// axi_dma_controller
module axi_dma_controller #(
    parameter int ADDR_WD = 32,
    parameter int DATA_WD = 32,
    parameter int CHANNEL_COUNT = 8,  
    parameter int MAX_BURST_LEN = 16,  
    localparam int STRB_WD = DATA_WD / 8
) (
    input wire                    clk,
    input wire                    rst,
    input wire                    cmd_valid,
    input wire [ADDR_WD-1:0]      cmd_src_addr,
    input wire [ADDR_WD-1:0]      cmd_dst_addr,
    input wire [1:0]              cmd_burst,
    input wire [ADDR_WD-1:0]      cmd_len,
    input wire [2:0]              cmd_size,
    output wire                   cmd_ready,
    output wire                   M_AXI_ARVALID,
    output wire [ADDR_WD-1:0]     M_AXI_ARADDR,
    output wire [7:0]             M_AXI_ARLEN,
    output wire [2:0]             M_AXI_ARSIZE,
    output wire [1:0]             M_AXI_ARBURST,
    input wire                    M_AXI_ARREADY,
    input wire                    M_AXI_RVALID,
    input wire [DATA_WD-1:0]      M_AXI_RDATA,
    input wire [1:0]              M_AXI_RRESP,
    input wire                    M_AXI_RLAST,
    output wire                   M_AXI_RREADY,
    output wire                   M_AXI_AWVALID,
    output wire [ADDR_WD-1:0]     M_AXI_AWADDR,
    output wire [7:0]             M_AXI_AWLEN,
    output wire [2:0]             M_AXI_AWSIZE,
    output wire [1:0]             M_AXI_AWBURST,
    input wire                    M_AXI_AWREADY,
    output wire                   M_AXI_WVALID,
    output wire [DATA_WD-1:0]     M_AXI_WDATA,
    output wire [STRB_WD-1:0]     M_AXI_WSTRB,
    output wire                   M_AXI_WLAST,
    input wire                    M_AXI_WREADY,
    input wire                    M_AXI_BVALID,
    input wire [1:0]              M_AXI_BRESP,
    output wire                   M_AXI_BREADY
);
    logic                           buf_cmd_in_valid;
    logic                           buf_cmd_in_ready;
    logic [$clog2(ADDR_WD/8)-1:0]   buf_cmd_in_src_offset;
    logic [ADDR_WD-1:0]             buf_cmd_in_dst_addr;
    logic [1:0]                     buf_cmd_in_burst;
    logic [ADDR_WD-1:0]             buf_cmd_in_len;
    logic [2:0]                     buf_cmd_in_size;
    logic                           buf_cmd_out_valid;
    logic                           buf_cmd_out_ready;
  ...
Size: ~6,400 cells after synthesis, about 280 I/O pins.
Settings: LEC_CHECK=0, CAP_MARGIN=20, CORE_ASPECT_RATIO=0.71, CORE_MARGIN=2, CORE_UTILIZATION=72, CTS_CLUSTER_SIZE=61, GPL_ROUTABILITY_DRIVEN=1, GPL_TIMING_DRIVEN=1, MAX_ROUTING_LAYER=met5, PLACE_DENSITY_LB_ADDON=0.01, SETUP_SLACK_MARGIN=1.08, SLEW_MARGIN=10; clock period 10.7 ns.
run.sh (not shown) runs the stock make flow with config.mk's settings and CLKGATE_MAP_FILE=.
The first run stopped in global routing (5_1_grt) on ODB-0269.
Change:
CORE_UTILIZATION = 64   (was 72)
CTS_CLUSTER_SIZE = unset   (was 61)
clock period = 6.42 ns   (was 10.7 ns; I/O delays follow)
Outcome: The changed run produced a layout that fails on setup timing; synthesized cell count is unchanged; area after synthesis stays the same; die size went up by 12%.
Change:
CORE_UTILIZATION = 66   (was 64)
CTS_CLUSTER_SIZE = 47   (was unset)
PLACE_DENSITY = 0.41   (was unset)
PLACE_DENSITY_LB_ADDON = unset   (was 0.01)
TNS_END_PERCENT = 5   (was unset)
clock period = 4.13 ns   (was 6.42 ns; I/O delays follow)
The new run produced a layout that fails on setup timing.
Via count went down by 0.36%.
Final area decreases by 1.8%.
Critical path depth grows by 9.
Final cell count decreases by 0.50%.
Change:
CORE_ASPECT_RATIO = unset   (was 0.71)
CORE_UTILIZATION = 58   (was 66)
CTS_CLUSTER_SIZE = unset   (was 47)
GPL_ROUTABILITY_DRIVEN = unset   (was 1)
GPL_TIMING_DRIVEN = unset   (was 1)
MAX_ROUTING_LAYER = unset   (was met5)
PLACE_DENSITY = unset   (was 0.41)
SETUP_SLACK_MARGIN = unset   (was 1.08)
SLEW_MARGIN = 20   (was 10)
TNS_END_PERCENT = unset   (was 5)
clock period = 6.48 ns   (was 4.13 ns; I/O delays follow)
After rerunning: The new run finished but failed the layout checks on setup timing. Count of clock-buffer cells in the layout is higher by 15. Non-clock buffer count decreases by 169. Design area drops by about 0.4%. Sequential share of layout area rose by 0.20 points. Die area climbs by about 14%. Register-to-register slack gets better by 2.1 ns. First-iteration DRC count falls by 37%. Global-route usage went down by 10 points.
Change:
ABC_AREA = 1   (was unset)
CORE_UTILIZATION = 72   (was 58)
clock period = 5.2 ns   (was 6.48 ns; I/O delays follow)
Effect: The new run ended with an error in global routing (5_1_grt) on ODB-0269. Die area drops by 18%. Synthesized cell count rises by 49%. Area after synthesis is higher by 1.5%.
Change:
CORE_ASPECT_RATIO = 1.32   (was unset)
CTS_CLUSTER_DIAMETER = 400   (was unset)
TNS_END_PERCENT = 50   (was unset)
clock period = 4.18 ns   (was 5.2 ns; I/O delays follow)
Effect: The new run failed in global routing (5_1_grt), error GRT-0116. Area after synthesis is unchanged. Die area stays flat. Synthesized cell count does not change.

========
axi_dma_controller again, from the RTL that the note above started with.
clock: 8.29 ns
lec_check: 0
abc_area: 1
cap_margin: 10
cell_pad_in_sites_global_placement: 3
core_margin: 2
core_utilization: 48
place_density_lb_addon: 0.12
slew_margin: 20
The baseline ran to the end with violations: negative setup slack.
Edit:
--- a/flow/config.mk
+++ b/flow/config.mk
@@ -8,3 +8 @@
-export ABC_AREA = 1
-export CAP_MARGIN = 10
-export CELL_PAD_IN_SITES_GLOBAL_PLACEMENT = 3
+export CAP_MARGIN = 20
@@ -12,2 +10 @@
-export CORE_UTILIZATION = 48
-export PLACE_DENSITY_LB_ADDON = 0.12
+export CORE_UTILIZATION = 40
==> flow/constraint.sdc (replaced) <==
create_clock -name core_clock -period 12.0 [get_ports {clk}]
set_input_delay 2.4000 -clock core_clock [delete_from_list [all_inputs] [get_ports {clk}]]
set_output_delay 2.4000 -clock core_clock [all_outputs]
set_load 0.01 [all_outputs]
After rerunning: This time the run went through all stages and came out clean; routed wire length came out lower by roughly a tenth; worst setup slack gets better by 1.7 ns; first-iteration DRC count came out lower by roughly a tenth.
Edit:
--- a/flow/config.mk
+++ b/flow/config.mk
@@ -10 +10 @@
-export CORE_UTILIZATION = 40
+export CORE_UTILIZATION = 70
==> flow/constraint.sdc (replaced) <==
create_clock -name core_clock -period 11.7 [get_ports {clk}]
set_input_delay 2.3400 -clock core_clock [delete_from_list [all_inputs] [get_ports {clk}]]
set_output_delay 2.3400 -clock core_clock [all_outputs]
set_load 0.01 [all_outputs]
Setup slack gets worse by 0.049 ns.
Global-route usage increases by 19 points.
Cell count shrinks by roughly a tenth.
Wire length grows by a few percent.
Design area came out lower slightly.
Clock-buffer cell count drops by 28.
Core utilization rose by 34 points.
Edit:
--- a/flow/config.mk
+++ b/flow/config.mk
@@ -10 +10,3 @@
-export CORE_UTILIZATION = 70
+export CORE_UTILIZATION = 69
+export CTS_CLUSTER_SIZE = 25
+export SETUP_SLACK_MARGIN = 0.57
==> flow/constraint.sdc (replaced) <==
create_clock -name core_clock -period 6.48 [get_ports {clk}]
set_input_delay 1.2960 -clock core_clock [delete_from_list [all_inputs] [get_ports {clk}]]
set_output_delay 1.2960 -clock core_clock [all_outputs]
set_load 0.01 [all_outputs]
- With this change the flow failed in 5_1_grt, error GRT-0116
- area after synthesis does not change
- synthesized cell count does not change
- die size increases by 1.4%

========
## oak
axi_dma_controller again, from the RTL that the note above started with.
==> flow/config.mk <==
export PLATFORM = sky130hd
export DESIGN_NAME = axi_dma_controller
export DESIGN_NICKNAME = axi_dma_controller
export VERILOG_FILES = /design/flow/design.v
export SDC_FILE = /design/flow/constraint.sdc
export NUM_CORES = 4
export LEC_CHECK = 0
export ABC_AREA = 1
export CAP_MARGIN = 40
export CORE_MARGIN = 2
export CORE_UTILIZATION = 72
export CTS_CLUSTER_DIAMETER = 89
export CTS_CLUSTER_SIZE = 79
export PLACE_DENSITY_LB_ADDON = 0.3
export SETUP_SLACK_MARGIN = -0.17
export SLEW_MARGIN = 20
==> flow/constraint.sdc <==
create_clock -name core_clock -period 3.67 [get_ports {clk}]
set_input_delay 0.7340 -clock core_clock [delete_from_list [all_inputs] [get_ports {clk}]]
set_output_delay 0.7340 -clock core_clock [all_outputs]
set_load 0.01 [all_outputs]
oak did not finish; the tool stopped in global routing (5_1_grt) with error GRT-0232.
> inputs changed (oak -> pine)
- clearing CTS_CLUSTER_SIZE, which used to be 79
- swapping 40 for 20 in CAP_MARGIN
- swapping 72 for 14 in CORE_UTILIZATION
- clearing CTS_CLUSTER_DIAMETER, which used to be 89
- clearing PLACE_DENSITY_LB_ADDON, which used to be 0.3
- clearing ABC_AREA, which used to be 1
- clearing SETUP_SLACK_MARGIN, which used to be -0.17
- swapping 3.67 for 12.5 in the clock period (ns, I/O delays scaled along)
Notes after the runs:
Both conditions hold for pine: the flow ran to the end and the final layout passed the timing, design-rule and antenna checks.
From oak to pine the numbers moved as follows: post-cts hold-fix buffer tally stayed essentially flat; cell count after placement rose by 25%; number of core rows rose by 167.
pine vs oak — count of mapped cells out of synthesis dropped 3127.
Relative to oak, core footprint increased by 530000 um2 in pine.
[compare] base=oak new=pine: area fraction in full adders, half adders and majority gates ~0 delta; chip area +540000 um2; maximum level of the CTS H-tree +2; chip area from the yosys synthesis statistics -about 1.5%; post-synthesis cell area -1.5%.
For birch, these inputs were changed with respect to pine:
- SETUP_SLACK_MARGIN newly set to 1.2
- CORE_UTILIZATION changed from 14 to 70
- the clock period (ns, I/O delays scaled along) changed from 12.5 to 4.59
==> results <==
birch got as far as global routing (5_1_grt), where a tool error ended the run.
birch -> pine: mean instance size in the synthesized netlist delta 0, exact match
Cell area reported after detailed placement: birch vs pine — no meaningful difference
The die area of birch falls short of that of pine by 80%.
Relative to pine, the total clock buffers created by CTS measured on birch has decreased by a few percent.
Compared to pine, birch has horizontal die dimension 450 um lower.
Reported for birch and pine, simple-gate portion of the synthesized area turned out identical to the last digit.
Detailed placement HPWL went up by a few percent going from pine to birch.
birch vs pine: number of instances in the placed design down by more than a quarter
In the reports for birch and pine, the larger final weighted congestion in routability-driven placement belongs to birch.

========
axi_dma_controller again, from the RTL that the note above started with.
clock: 11.6 ns
lec_check: 0
abc_area: 1
cap_margin: 15
cell_pad_in_sites_global_placement: 3
core_margin: 8
core_utilization: 48
place_density_lb_addon: 0.02
slew_margin: 20
tns_end_percent: 85
The baseline went through all stages and came out clean.
==> next run, changes <==
--- a/flow/config.mk
+++ b/flow/config.mk
@@ -9,5 +9,4 @@
-export CAP_MARGIN = 15
-export CELL_PAD_IN_SITES_GLOBAL_PLACEMENT = 3
-export CORE_MARGIN = 8
-export CORE_UTILIZATION = 48
-export PLACE_DENSITY_LB_ADDON = 0.02
+export CAP_MARGIN = 20
+export CORE_MARGIN = 2
+export CORE_UTILIZATION = 70
+export SETUP_SLACK_MARGIN = -0.17
@@ -15 +13,0 @@
-export TNS_END_PERCENT = 85
==> flow/constraint.sdc (replaced) <==
create_clock -name core_clock -period 3.75 [get_ports {clk}]
set_input_delay 0.7500 -clock core_clock [delete_from_list [all_inputs] [get_ports {clk}]]
set_output_delay 0.7500 -clock core_clock [all_outputs]
set_load 0.01 [all_outputs]
=>
- The new run failed in global routing (5_1_grt)
- area after synthesis is unchanged
- die size came out lower by 35%
- synthesized cell count is unchanged

========
Starting RTL as in the previous note.
// axi_dma_controller
module axi_dma_controller #(
    parameter int ADDR_WD = 32,
    parameter int DATA_WD = 32,
    parameter int CHANNEL_COUNT = 8,  
    parameter int MAX_BURST_LEN = 16,  
    localparam int STRB_WD = DATA_WD / 8
) (
    input wire                    clk,
    input wire                    rst,
    input wire                    cmd_valid,
    input wire [ADDR_WD-1:0]      cmd_src_addr,
    input wire [ADDR_WD-1:0]      cmd_dst_addr,
    input wire [1:0]              cmd_burst,
    input wire [ADDR_WD-1:0]      cmd_len,
    input wire [2:0]              cmd_size,
    output wire                   cmd_ready,
    output wire                   M_AXI_ARVALID,
    output wire [ADDR_WD-1:0]     M_AXI_ARADDR,
    output wire [7:0]             M_AXI_ARLEN,
    output wire [2:0]             M_AXI_ARSIZE,
    output wire [1:0]             M_AXI_ARBURST,
    input wire                    M_AXI_ARREADY,
    input wire                    M_AXI_RVALID,
    input wire [DATA_WD-1:0]      M_AXI_RDATA,
    input wire [1:0]              M_AXI_RRESP,
    input wire                    M_AXI_RLAST,
    output wire                   M_AXI_RREADY,
    output wire                   M_AXI_AWVALID,
    output wire [ADDR_WD-1:0]     M_AXI_AWADDR,
    output wire [7:0]             M_AXI_AWLEN,
    output wire [2:0]             M_AXI_AWSIZE,
    output wire [1:0]             M_AXI_AWBURST,
    input wire                    M_AXI_AWREADY,
    output wire                   M_AXI_WVALID,
    output wire [DATA_WD-1:0]     M_AXI_WDATA,
    output wire [STRB_WD-1:0]     M_AXI_WSTRB,
    output wire                   M_AXI_WLAST,
    input wire                    M_AXI_WREADY,
  ...
Settings: LEC_CHECK=0, CAP_MARGIN=20, CELL_PAD_IN_SITES_DETAIL_PLACEMENT=2, CELL_PAD_IN_SITES_GLOBAL_PLACEMENT=0, CORE_ASPECT_RATIO=1.15, CORE_MARGIN=2, CORE_UTILIZATION=65, CTS_CLUSTER_SIZE=81, PLACE_DENSITY_LB_ADDON=0.1, SETUP_SLACK_MARGIN=-0.63, SLEW_MARGIN=40, TNS_END_PERCENT=20; clock period 20.6 ns.
The first run failed in detailed placement (3_5_place_dp).
Edit:
Settings changed: CELL_PAD_IN_SITES_DETAIL_PLACEMENT 2 to not set, CELL_PAD_IN_SITES_GLOBAL_PLACEMENT 0 to not set, CORE_ASPECT_RATIO 1.15 to not set, CORE_UTILIZATION 65 to 57, CTS_CLUSTER_SIZE 81 to not set, PLACE_DENSITY_LB_ADDON 0.1 to not set, SETUP_SLACK_MARGIN -0.63 to not set, SLEW_MARGIN 40 to 20, TNS_END_PERCENT 20 to not set.
Clock period 20.6 ns to 8.75 ns, I/O delays scaled along.
Effect:
- With this change the flow completed and failed the layout checks on setup timing
- die size rose by roughly a tenth
- synthesized cell count is unchanged
- synthesized area does not change
Edit:
Settings changed: CORE_UTILIZATION 57 to 61, CTS_CLUSTER_SIZE set to 37, SETUP_SLACK_MARGIN set to 1.83.
Clock period 8.75 ns to 6.48 ns, I/O delays scaled along.
The changed run finished but failed the layout checks on setup timing.
Worst hold slack is about the same.
First-iteration DRC count increases by 5.3%.
Design area increases by 0.89%.
Clock skew increases by 0.057 ns.
Critical path depth decreases by 1.
Edit:
Settings changed: ABC_AREA set to 1, CORE_UTILIZATION 61 to 68, CTS_CLUSTER_SIZE 37 to 15, HOLD_SLACK_MARGIN set to 0.28, SETUP_SLACK_MARGIN 1.83 to not set.
Result: The changed run finished with setup timing left; non-clock buffer count drops by 29; hold slack is worse by 0.0055 ns; register-to-register slack is better by 0.55 ns; critical path depth climbs by 9; cell count climbs by 28%; synthesized cell count climbs by 49%; routed wire length climbs by 24%.
Edit:
Settings changed: CORE_UTILIZATION 68 to 72, PLACE_DENSITY_LB_ADDON set to 0.02, SETUP_SLACK_MARGIN set to 1.89.
With this change the flow aborted during global routing (5_1_grt) (GRT-0232).
Synthesized area does not change.
Die area shrinks by 5.5%.
Synthesized cell count is unchanged.
Edit:
Settings changed: CTS_CLUSTER_SIZE 15 to 79, HOLD_SLACK_MARGIN 0.28 to not set, PLACE_DENSITY_LB_ADDON 0.02 to not set, SETUP_SLACK_MARGIN 1.89 to -0.17.
Clock period 6.48 ns to 3.67 ns, I/O delays scaled along.
After rerunning: The changed run stopped in global routing (5_1_grt); area after synthesis does not change; die size is unchanged; synthesized cell count does not change.

========
axi_dma_controller again, from the RTL that the note above started with.
export LEC_CHECK = 0
export ABC_AREA = 0
export CAP_MARGIN = 25
export CELL_PAD_IN_SITES_GLOBAL_PLACEMENT = 1
export CORE_MARGIN = 9
export CORE_UTILIZATION = 21
export GPL_ROUTABILITY_DRIVEN = 1
export HOLD_SLACK_MARGIN = 0.23
export MIN_ROUTING_LAYER = met2
export PLACE_DENSITY_LB_ADDON = 0.14
export SETUP_SLACK_MARGIN = -0.17
export SLEW_MARGIN = 25
export TNS_END_PERCENT = 100
create_clock -name core_clock -period 9.49 [get_ports {clk}]
The starting point reached the layout checks and failed them: setup timing.
==> next run, changes <==
- ABC_AREA: 0 -> not set
- CAP_MARGIN: 25 -> 20
- CELL_PAD_IN_SITES_GLOBAL_PLACEMENT: 1 -> not set
- CORE_MARGIN: 9 -> 2
- CORE_UTILIZATION: 21 -> 67
- CTS_CLUSTER_SIZE: not set -> 25
- GPL_ROUTABILITY_DRIVEN: 1 -> not set
- HOLD_SLACK_MARGIN: 0.23 -> not set
- MIN_ROUTING_LAYER: met2 -> not set
- PLACE_DENSITY_LB_ADDON: 0.14 -> not set
- SETUP_SLACK_MARGIN: -0.17 -> not set
- SLEW_MARGIN: 25 -> 20
- TNS_END_PERCENT: 100 -> not set
- clock period: 9.49 -> 9.64 ns (I/O delays scaled with it)
- The new run finished but failed the layout checks on setup timing
- cell count is lower by a quarter to a third
- non-clock buffer count went down by 178
==> next run, changes <==
- ABC_AREA: not set -> 1
- CORE_ASPECT_RATIO: not set -> 1.32
- CORE_UTILIZATION: 67 -> 72
- CTS_CLUSTER_SIZE: 25 -> not set
- TNS_END_PERCENT: not set -> 50
- clock period: 9.64 -> 4.18 ns (I/O delays scaled with it)
The new run failed in global routing (5_1_grt), error GRT-0116.
Area after synthesis went up by 1.5%.
Die area came out lower by 5.5%.
Synthesized cell count came out higher by 49%.
